== job 6904 ==
Design conv_neuron_layer_ffanout, start of the top module:
module conv_neuron_layer_ffanout
  #
  (
   parameter LAYER_SIZE       = 10,
   parameter LAYER_SIZE_ORDER = 4,
   parameter FEATURE_WIDTH    = 8,
   parameter WEIGHT_WIDTH     = 8,
   parameter WEIGHT_MEM_ORDER = 5,
   parameter OUTPUT_WIDTH     = 8,
   parameter OUTPUT_SHIFT     = 0,
   parameter BIAS_SHIFT       = 0,
   parameter ReLU             = "TRUE"
   )
  (
   input logic                         clk,
   input logic [FEATURE_WIDTH-1:0]     feature_stream,
   input logic                         feature_first,
   input logic                         feature_last,
   input logic [WEIGHT_WIDTH-1:0]      weight_stream,
   input logic [LAYER_SIZE_ORDER-1:0]  weight_id,
   input logic                         weight_first,
   input logic                         weight_last,
   output logic [OUTPUT_WIDTH-1:0]     output_stream,
   output logic [LAYER_SIZE_ORDER-1:0] output_id,
   output logic                        output_valid
   );
For scale: about 14000 cells after synthesis, about 4000 flip-flops.
clock: 6.0 ns
lec_check: 0
abc_area: 0
cap_margin: 20
cell_pad_in_sites_global_placement: 3
core_aspect_ratio: 2.0
core_margin: 2
core_utilization: 40
cts_cluster_diameter: 198
cts_cluster_size: 11
gpl_routability_driven: 1
gpl_timing_driven: 0
max_routing_layer: met4
min_routing_layer: met1
place_density_lb_addon: 0.25
slew_margin: 5
run.sh (not shown) runs the stock make flow with config.mk's settings and CLKGATE_MAP_FILE=.
For job 2333, these inputs were changed with respect to job 6904:
Settings: changing ABC_AREA from 0 to 1; changing CTS_CLUSTER_SIZE from 11 to 97; removing CTS_CLUSTER_DIAMETER (formerly 198); changing SLEW_MARGIN from 5 to 20; removing GPL_ROUTABILITY_DRIVEN (formerly 1); removing MIN_ROUTING_LAYER (formerly met1); setting SETUP_SLACK_MARGIN to 1.05 for the first time; changing CAP_MARGIN from 20 to 5; removing CELL_PAD_IN_SITES_GLOBAL_PLACEMENT (formerly 3); removing MAX_ROUTING_LAYER (formerly met4); changing PLACE_DENSITY_LB_ADDON from 0.25 to 0.19; removing GPL_TIMING_DRIVEN (formerly 0); removing CORE_ASPECT_RATIO (formerly 2.0); changing CORE_UTILIZATION from 40 to 72; changing the clock period (ns, I/O delays scaled along) from 6.0 to 4.1.
[summary]
Compared job 2333 vs job 6904, and met1 demand-to-capacity share in global routing is up in job 2333. Job 2333 vs job 6904 — synthesized cell count climbed by more than half. For the area of the synthesized netlist per yosys stat, job 2333 came in 6.3% higher than job 6904 did. Job 6904 has lower count of buffers added by post-CTS timing repair for setup than job 2333. Going from job 6904 to job 2333, number of antenna violations at the first check in global routing shrank by 24; number of standard cells in the final layout excluding fillers rose about 36%; share of the core filled with cells went up by 35 points; fraction of synthesized cell area in xor and xnor cells went down by 1.1 points. reg2reg as the type of the worst min-delay path was reported by job 6904, and in2reg by job 2333. Job 6904 finished every stage and its layout cleared the timing, design-rule and antenna checks. The final report for job 2333 shows a completed flow and a layout that fails verification, specifically setup timing.
For job 1479, these inputs were changed with respect to job 2333:
Settings: clearing ABC_AREA, which used to be 1; clearing PLACE_DENSITY_LB_ADDON, which used to be 0.19; clearing CTS_CLUSTER_SIZE, which used to be 97; swapping 1.05 for -0.2 in SETUP_SLACK_MARGIN; swapping 5 for 15 in CAP_MARGIN; putting CTS_CLUSTER_DIAMETER at 393 where nothing was set; swapping 4.1 for 4.12 in the clock period (ns, I/O delays scaled along).
## What came out
To summarise job 1479: no stage aborted, but the layout did not pass its checks, failing on setup timing. Setup slack after placement for job 1479 is lower than for job 2333. Final weighted congestion in routability-driven placement: job 2333 and job 1479 compared, lower one is job 1479. Job 2333 → job 1479: initial antenna violation count lost 21, average cell area after synthesis grew by about 70%. Compared to job 2333, job 1479 reaches a lower achievable clock. The higher final cell count of job 2333 and job 1479 is in job 2333. On job 1479: global-route usage is 8.1 points lower than what job 2333 gave. Looking at post-synthesis instance area, job 1479 sits 5.9% lower than job 2333 does. | clock tree cell share of total cell area | job 1479 vs job 2333 | ≈ equal |.

---

Starting RTL as in the previous note.
export LEC_CHECK = 0
export ABC_AREA = 1
export CAP_MARGIN = 20
export CELL_PAD_IN_SITES_GLOBAL_PLACEMENT = 1
export CORE_MARGIN = 4
export CORE_UTILIZATION = 58
export CTS_CLUSTER_SIZE = 19
export GPL_TIMING_DRIVEN = 1
export MAX_ROUTING_LAYER = met5
export SETUP_SLACK_MARGIN = -0.31
export SLEW_MARGIN = 35
create_clock -name core_clock -period 4.92 [get_ports {clk}]
Then changed:
ABC_AREA = not set   (was 1)
CELL_PAD_IN_SITES_GLOBAL_PLACEMENT = not set   (was 1)
CORE_MARGIN = 2   (was 4)
CORE_UTILIZATION = 72   (was 58)
CTS_CLUSTER_DIAMETER = 396   (was not set)
PLACE_DENSITY_LB_ADDON = 0.26   (was not set)
SETUP_SLACK_MARGIN = 0.76   (was -0.31)
clock period = 3.07 ns   (was 4.92 ns; I/O delays follow)
What happened:
- The new run finished but fails on setup timing
- final area fell by a few percent
- wire length goes down by a quarter to a third
- maximum frequency shrinks by a few percent
- global-route usage climbs by 0.43 points
- worst setup slack degrades by 2.1 ns
- non-clock buffer count came out higher by 733
- synthesized area fell by a few percent
- core utilization climbs by 17 points
Then changed:
CAP_MARGIN = 30   (was 20)
CORE_UTILIZATION = 40   (was 72)
CTS_CLUSTER_DIAMETER = not set   (was 396)
CTS_CLUSTER_SIZE = 90   (was 19)
GPL_ROUTABILITY_DRIVEN = 0   (was not set)
GPL_TIMING_DRIVEN = not set   (was 1)
MAX_ROUTING_LAYER = not set   (was met5)
PLACE_DENSITY_LB_ADDON = not set   (was 0.26)
SETUP_SLACK_MARGIN = not set   (was 0.76)
SLEW_MARGIN = 20   (was 35)
clock period = 6.0 ns   (was 3.07 ns; I/O delays follow)
After rerunning: This time the run completed with no timing, DRC or antenna violations; clock skew rose by 0.041 ns; first-iteration DRC count fell by 37%; worst hold slack is better by 0.21 ns; critical path depth fell by 1; core utilization fell by 36 points; setup slack is better by 2.5 ns; maximum frequency fell by 8.9%; global-route usage fell by 15 points; die size rose by 79%; wire length fell by 6.7%.
Then changed:
CAP_MARGIN = 20   (was 30)
CORE_UTILIZATION = 72   (was 40)
CTS_CLUSTER_SIZE = 19   (was 90)
GPL_ROUTABILITY_DRIVEN = not set   (was 0)
GPL_TIMING_DRIVEN = 1   (was not set)
MAX_ROUTING_LAYER = met5   (was not set)
PLACE_DENSITY_LB_ADDON = 0.26   (was not set)
SETUP_SLACK_MARGIN = -0.31   (was not set)
SLEW_MARGIN = 35   (was 20)
clock period = 3.9 ns   (was 6.0 ns; I/O delays follow)
The changed run ran to the end with violations: setup timing.
Die area shrinks by 44%.
Non-clock buffer count grows by 495.
Routed wire length grows by 6.1%.
First-iteration DRC count grows by 54%.
Cell count shrinks by 12%.
Then changed:
ABC_AREA = 1   (was not set)
CELL_PAD_IN_SITES_DETAIL_PLACEMENT = 1   (was not set)
CELL_PAD_IN_SITES_GLOBAL_PLACEMENT = 3   (was not set)
CORE_MARGIN = 4   (was 2)
CORE_UTILIZATION = 55   (was 72)
CTS_CLUSTER_SIZE = 73   (was 19)
GPL_ROUTABILITY_DRIVEN = 0   (was not set)
GPL_TIMING_DRIVEN = 0   (was 1)
HOLD_SLACK_MARGIN = 0.1   (was not set)
MIN_ROUTING_LAYER = met1   (was not set)
PLACE_DENSITY_LB_ADDON = 0.05   (was 0.26)
SLEW_MARGIN = 15   (was 35)
TNS_END_PERCENT = 25   (was not set)
With this change the flow stopped in global placement without I/O (3_1_place_gp_skip_io), error FLW-0024.
Area after synthesis climbs by 6.3%.
Die size climbs by 41%.
Synthesized cell count climbs by 81%.

---

Starting RTL as in the previous note.
## conv_neuron_layer_ffanout
module conv_neuron_layer_ffanout
  #
  (
   parameter LAYER_SIZE       = 10,
   parameter LAYER_SIZE_ORDER = 4,
   parameter FEATURE_WIDTH    = 8,
   parameter WEIGHT_WIDTH     = 8,
   parameter WEIGHT_MEM_ORDER = 5,
   parameter OUTPUT_WIDTH     = 8,
   parameter OUTPUT_SHIFT     = 0,
   parameter BIAS_SHIFT       = 0,
   parameter ReLU             = "TRUE"
   )
  (
   input logic                         clk,
   input logic [FEATURE_WIDTH-1:0]     feature_stream,
   input logic                         feature_first,
   input logic                         feature_last,
   input logic [WEIGHT_WIDTH-1:0]      weight_stream,
   input logic [LAYER_SIZE_ORDER-1:0]  weight_id,
   input logic                         weight_first,
   input logic                         weight_last,
   output logic [OUTPUT_WIDTH-1:0]     output_stream,
   output logic [LAYER_SIZE_ORDER-1:0] output_id,
   output logic                        output_valid
   );
  logic [0:LAYER_SIZE][FEATURE_WIDTH-1:0]    feature_fanout_sr;
  logic [0:LAYER_SIZE][WEIGHT_WIDTH-1:0]     weight_fanout_sr;
  logic [0:LAYER_SIZE][LAYER_SIZE_ORDER-1:0] weight_id_fanout_sr;
  logic [0:LAYER_SIZE][LAYER_SIZE_ORDER-1:0] output_id_fanin_sr;
  logic [0:LAYER_SIZE][OUTPUT_WIDTH-1:0]     output_fanin_sr;
  logic [0:LAYER_SIZE][OUTPUT_WIDTH-1:0]     output_sig;
  logic [LAYER_SIZE:0]                       feature_first_sr;
  logic [LAYER_SIZE:0]                       feature_last_sr;
  logic [LAYER_SIZE:0]                       weight_first_sr;
  logic [LAYER_SIZE:0]                       weight_last_sr;
  ...
make LEC_CHECK=0 ABC_AREA=0 CAP_MARGIN=20 CELL_PAD_IN_SITES_GLOBAL_PLACEMENT=3 CORE_MARGIN=2 CORE_UTILIZATION=40 CTS_CLUSTER_SIZE=11 GPL_ROUTABILITY_DRIVEN=1 GPL_TIMING_DRIVEN=0 MAX_ROUTING_LAYER=met4 MIN_ROUTING_LAYER=met1 PLACE_DENSITY_LB_ADDON=0.25 SLEW_MARGIN=20 finish   # period 6.0 ns
Change:
Settings changed: ABC_AREA 0 to not set, CELL_PAD_IN_SITES_GLOBAL_PLACEMENT 3 to not set, CORE_UTILIZATION 40 to 45, CTS_CLUSTER_SIZE 11 to not set, GPL_ROUTABILITY_DRIVEN 1 to not set, GPL_TIMING_DRIVEN 0 to not set, MAX_ROUTING_LAYER met4 to not set, MIN_ROUTING_LAYER met1 to not set, PLACE_DENSITY_LB_ADDON 0.25 to not set.
Clock period 6.0 ns to 5.5 ns, I/O delays scaled along.
The changed run passed the timing, design-rule and antenna checks.
Non-clock buffer count is lower by 640.
Routed wire length is lower by 22%.
Fmax is higher by 11%.
Final area is lower by 2.2%.
Area after synthesis stays the same.
Worst setup slack improved by 0.067 ns.
Clock skew is higher by 0.015 ns.
Final cell count is lower by 6.5%.
Utilization is higher by 4.6 points.

---

The RTL this note starts from:
==> flow/design.v <==
module conv_neuron
  #
  (
   parameter FEATURE_WIDTH    = 8,
   parameter WEIGHT_WIDTH     = 8,
   parameter WEIGHT_MEM_ORDER = 5,
   parameter OUTPUT_WIDTH     = 8,
   parameter OUTPUT_SHIFT     = 0,
   parameter BIAS_SHIFT       = 0,
   parameter ReLU             = "TRUE"
   )   
  (
   input logic                     clk,
   input logic [FEATURE_WIDTH-1:0] feature_stream,
   input logic                     feature_first,
   input logic                     feature_last,
   input logic [WEIGHT_WIDTH-1:0]  weight_stream,
   input logic                     weight_first,
   input logic                     weight_last,
   output logic [OUTPUT_WIDTH-1:0] output_stream,
   output logic                    output_valid
   );
   localparam WEIGHT_MEM_SIZE = 2**WEIGHT_MEM_ORDER;
   localparam ACC_SIZE        = FEATURE_WIDTH + WEIGHT_WIDTH + WEIGHT_MEM_ORDER;
   localparam P_SIZE          = FEATURE_WIDTH + WEIGHT_WIDTH + 1;
   logic [WEIGHT_MEM_SIZE-1:0][WEIGHT_WIDTH-1:0] wmem;
   logic [WEIGHT_MEM_ORDER-1:0] 		 wmem_waddr;
   logic [WEIGHT_MEM_ORDER-1:0] 		 wmem_raddr;
   logic [WEIGHT_WIDTH-1:0] 			 bias;
   logic 					 wmem_writing;
   logic signed [P_SIZE-1:0] 			 p;
   logic [3:0][FEATURE_WIDTH-1:0] 		 feature_stream_reg;
   logic [2:0][WEIGHT_WIDTH-1:0] 		 weight_reg;
   logic signed [ACC_SIZE-1:0] 			 acc;
   logic [4:0] 					 feature_first_reg;
   logic [6:0] 					 feature_last_reg;
   logic signed [ACC_SIZE-1:0] 			 acc_slv;
   always @(posedge clk) begin
      if (weight_first) begin
         wmem_writing <= '1;
         wmem_waddr   <= '0;
         bias         <= weight_stream;
      end else if (wmem_writing) begin
         if (weight_last) wmem_writing <= '0;
         wmem[wmem_waddr] <= weight_stream;
         wmem_waddr       <= wmem_waddr + 1'b1;
      end
      for (int i = 0; i < 3; i++) begin
	 if (i == 0) weight_reg[i] <= wmem[wmem_raddr];
	 else        weight_reg[i] <= weight_reg[i-1];
      end
      if (feature_first) 
        wmem_raddr <= '0;
      else
        wmem_raddr <= wmem_raddr + 1'b1;  
      for (int i = 0; i < 4; i++) begin
	 if (i == 0) feature_stream_reg[i] <= feature_stream;
	 else        feature_stream_reg[i] <= feature_stream_reg[i-1];
      end
      for (int i = 0; i < 5; i++) begin
	 if (i == 0) feature_first_reg[i] <= feature_first;
	 else        feature_first_reg[i] <= feature_first_reg[i-1];
      end
      for (int i = 0; i < 7; i++) begin
	 if (i == 0) feature_last_reg[i] <= feature_last;
	 else        feature_last_reg[i] <= feature_last_reg[i-1];
      end
      p <= $signed(weight_reg[2]) * $signed({1'b0, feature_stream_reg[3]});  
      if (feature_first_reg[4])      
        acc <= ($signed(bias) << BIAS_SHIFT) + $signed(p);
      else        
        acc <= acc + p;
      acc_slv <= acc;
      if (feature_last_reg[6]) begin
         if (ReLU == "TRUE") begin
            if (acc_slv[ACC_SIZE-1]) begin
               output_stream <= '0;
            end else begin
               if (ACC_SIZE == OUTPUT_WIDTH+OUTPUT_SHIFT) begin
		  output_stream <= acc_slv[ACC_SIZE-1:OUTPUT_SHIFT];
               end else begin
		  if (|acc_slv[ACC_SIZE-1:OUTPUT_WIDTH+OUTPUT_SHIFT-1]) begin
                     output_stream[OUTPUT_WIDTH-1] <= '0;
                     output_stream[OUTPUT_WIDTH-2:0] <= '1;
                  end else begin
                     output_stream <= acc_slv[OUTPUT_WIDTH+OUTPUT_SHIFT-1:OUTPUT_SHIFT];
		  end
               end
            end 
	 end else begin
            output_stream <= acc_slv[OUTPUT_WIDTH+OUTPUT_SHIFT-1:OUTPUT_SHIFT];
	 end  
         output_valid <= '1;
      end else begin
         output_valid <= '0;
      end  
   end  
endmodule  
module conv_neuron_layer_ffanout
  #
  (
   parameter LAYER_SIZE       = 10,
   parameter LAYER_SIZE_ORDER = 4,
   parameter FEATURE_WIDTH    = 8,
   parameter WEIGHT_WIDTH     = 8,
   parameter WEIGHT_MEM_ORDER = 5,
   parameter OUTPUT_WIDTH     = 8,
   parameter OUTPUT_SHIFT     = 0,
   parameter BIAS_SHIFT       = 0,
   parameter ReLU             = "TRUE"
   )
  (
   input logic                         clk,
   input logic [FEATURE_WIDTH-1:0]     feature_stream,
   input logic                         feature_first,
   input logic                         feature_last,
   input logic [WEIGHT_WIDTH-1:0]      weight_stream,
   input logic [LAYER_SIZE_ORDER-1:0]  weight_id,
   input logic                         weight_first,
   input logic                         weight_last,
   output logic [OUTPUT_WIDTH-1:0]     output_stream,
   output logic [LAYER_SIZE_ORDER-1:0] output_id,
   output logic                        output_valid
   );
  logic [0:LAYER_SIZE][FEATURE_WIDTH-1:0]    feature_fanout_sr;
  logic [0:LAYER_SIZE][WEIGHT_WIDTH-1:0]     weight_fanout_sr;
  logic [0:LAYER_SIZE][LAYER_SIZE_ORDER-1:0] weight_id_fanout_sr;
  logic [0:LAYER_SIZE][LAYER_SIZE_ORDER-1:0] output_id_fanin_sr;
  logic [0:LAYER_SIZE][OUTPUT_WIDTH-1:0]     output_fanin_sr;
  logic [0:LAYER_SIZE][OUTPUT_WIDTH-1:0]     output_sig;
  logic [LAYER_SIZE:0]                       feature_first_sr;
  logic [LAYER_SIZE:0]                       feature_last_sr;
  logic [LAYER_SIZE:0]                       weight_first_sr;
  logic [LAYER_SIZE:0]                       weight_last_sr;
  logic [LAYER_SIZE:0]                       output_valid_sr;
  logic [LAYER_SIZE:0]                       weight_first_valid;
  logic [LAYER_SIZE:0]                       weight_last_valid;
  logic [LAYER_SIZE:0]                       output_valid_sig;
  always_ff @(posedge clk) begin
    feature_fanout_sr[0]   <= feature_stream;
    feature_first_sr[0]    <= feature_first;
    feature_last_sr[0]     <= feature_last;
    weight_fanout_sr[0]    <= weight_stream;
    weight_id_fanout_sr[0] <= weight_id;
    weight_first_sr[0]     <= weight_first;
    weight_last_sr[0]      <= weight_last;
    output_valid_sr[LAYER_SIZE]    <= '0;
    output_fanin_sr[LAYER_SIZE]    <= '0;
    output_id_fanin_sr[LAYER_SIZE] <= '0;
    for (int i=1; i <= LAYER_SIZE; i++) begin
      feature_fanout_sr[i]   <= feature_fanout_sr[0];
      feature_first_sr[i]    <= feature_first_sr[0];
      feature_last_sr[i]     <= feature_last_sr[0];
      weight_fanout_sr[i]    <= weight_fanout_sr[i-1];
      weight_first_sr[i]     <= weight_first_sr[i-1];
      weight_last_sr[i]      <= weight_last_sr[i-1];
      weight_id_fanout_sr[i] <= weight_id_fanout_sr[i-1];
      if (weight_id_fanout_sr[i-1] == i) begin
        weight_first_valid[i] <= weight_first_sr[i-1];
        weight_last_valid[i]  <= weight_last_sr[i-1];
      end else begin
        weight_first_valid[i] <= '0;
        weight_last_valid[i]  <= '0;
      end
      if (output_valid_sig[i]) begin
        output_valid_sr[i-1]    <= '1;
        output_fanin_sr[i-1]    <= output_sig[i];
        output_id_fanin_sr[i-1] <= i;
      end else begin
        output_valid_sr[i-1]    <= output_valid_sr[i];
        output_fanin_sr[i-1]    <= output_fanin_sr[i];
        output_id_fanin_sr[i-1] <= output_id_fanin_sr[i];
      end
    end  
  end  
  assign output_valid  = output_valid_sr[0];
  assign output_id     = output_id_fanin_sr[0];
  assign output_stream = output_fanin_sr[0];
  generate
    for (genvar i_g = 1; i_g <= LAYER_SIZE; i_g++) begin : g_NEURONS
      conv_neuron
        #
        (
         .FEATURE_WIDTH    (FEATURE_WIDTH),
         .WEIGHT_WIDTH     (WEIGHT_WIDTH),
         .WEIGHT_MEM_ORDER (WEIGHT_MEM_ORDER),
         .OUTPUT_WIDTH     (OUTPUT_WIDTH),
         .OUTPUT_SHIFT     (OUTPUT_SHIFT),
         .BIAS_SHIFT       (BIAS_SHIFT),
         .ReLU             (ReLU)
         )
      u_conv_neuron
        (
         .clk              (clk),
         .feature_stream   (feature_fanout_sr[i_g]),
         .feature_first    (feature_first_sr[i_g]),
         .feature_last     (feature_last_sr[i_g]),
         .weight_stream    (weight_fanout_sr[i_g]),
         .weight_first     (weight_first_valid[i_g]),
         .weight_last      (weight_last_valid[i_g]),
         .output_stream    (output_sig[i_g]),
         .output_valid     (output_valid_sig[i_g])
         );
    end  
  endgenerate
endmodule  
make LEC_CHECK=0 CAP_MARGIN=20 CORE_MARGIN=2 CORE_UTILIZATION=72 CTS_CLUSTER_DIAMETER=394 CTS_CLUSTER_SIZE=13 GPL_TIMING_DRIVEN=1 MAX_ROUTING_LAYER=met5 PLACE_DENSITY_LB_ADDON=0.26 SETUP_SLACK_MARGIN=-0.31 SLEW_MARGIN=35 finish   # period 3.9 ns
The baseline ran to the end with violations: negative setup slack.
Then changed:
==> flow/config.mk (replaced) <==
export PLATFORM = sky130hd
export DESIGN_NAME = conv_neuron_layer_ffanout
export DESIGN_NICKNAME = conv_neuron_layer_ffanout
export VERILOG_FILES = /design/flow/design.v
export SDC_FILE = /design/flow/constraint.sdc
export NUM_CORES = 4
export LEC_CHECK = 0
export CAP_MARGIN = 20
export CORE_MARGIN = 2
export CORE_UTILIZATION = 40
export SLEW_MARGIN = 20
==> flow/constraint.sdc (replaced) <==
create_clock -name core_clock -period 5.5 [get_ports {clk}]
set_input_delay 1.1000 -clock core_clock [delete_from_list [all_inputs] [get_ports {clk}]]
set_output_delay 1.1000 -clock core_clock [all_outputs]
set_load 0.01 [all_outputs]
What happened: This time the run completed with no timing, DRC or antenna violations. Setup slack gets better by 1.2 ns. Cell count climbs by about 14%. Area after synthesis is unchanged. Synthesized cell count stays the same. Core utilization drops by 35 points. Hold slack gets better by 0.025 ns. Die size climbs by about 80%.
Then changed:
==> flow/constraint.sdc (replaced) <==
create_clock -name core_clock -period 3.11 [get_ports {clk}]
set_input_delay 0.6220 -clock core_clock [delete_from_list [all_inputs] [get_ports {clk}]]
set_output_delay 0.6220 -clock core_clock [all_outputs]
set_load 0.01 [all_outputs]
Now the flow finished but failed the layout checks on negative setup slack. Global-route usage increases by 0.65 points. Synthesized area is unchanged.
Then changed:
--- a/flow/config.mk
+++ b/flow/config.mk
@@ -7,5 +7,6 @@
 export LEC_CHECK = 0
-export CAP_MARGIN = 20
+export CAP_MARGIN = 15
 export CORE_MARGIN = 2
-export CORE_UTILIZATION = 40
+export CORE_UTILIZATION = 72
+export SETUP_SLACK_MARGIN = -0.2
 export SLEW_MARGIN = 20
==> flow/constraint.sdc (replaced) <==
create_clock -name core_clock -period 4.12 [get_ports {clk}]
set_input_delay 0.8240 -clock core_clock [delete_from_list [all_inputs] [get_ports {clk}]]
set_output_delay 0.8240 -clock core_clock [all_outputs]
set_load 0.01 [all_outputs]
After rerunning: The changed run completed, yet does not pass: negative setup slack; area after synthesis stays the same; wire length falls by 0.91%; flip-flop count stays the same; count of clock-buffer cells in the layout came out lower by 84; worst setup slack improves by 1.0 ns.
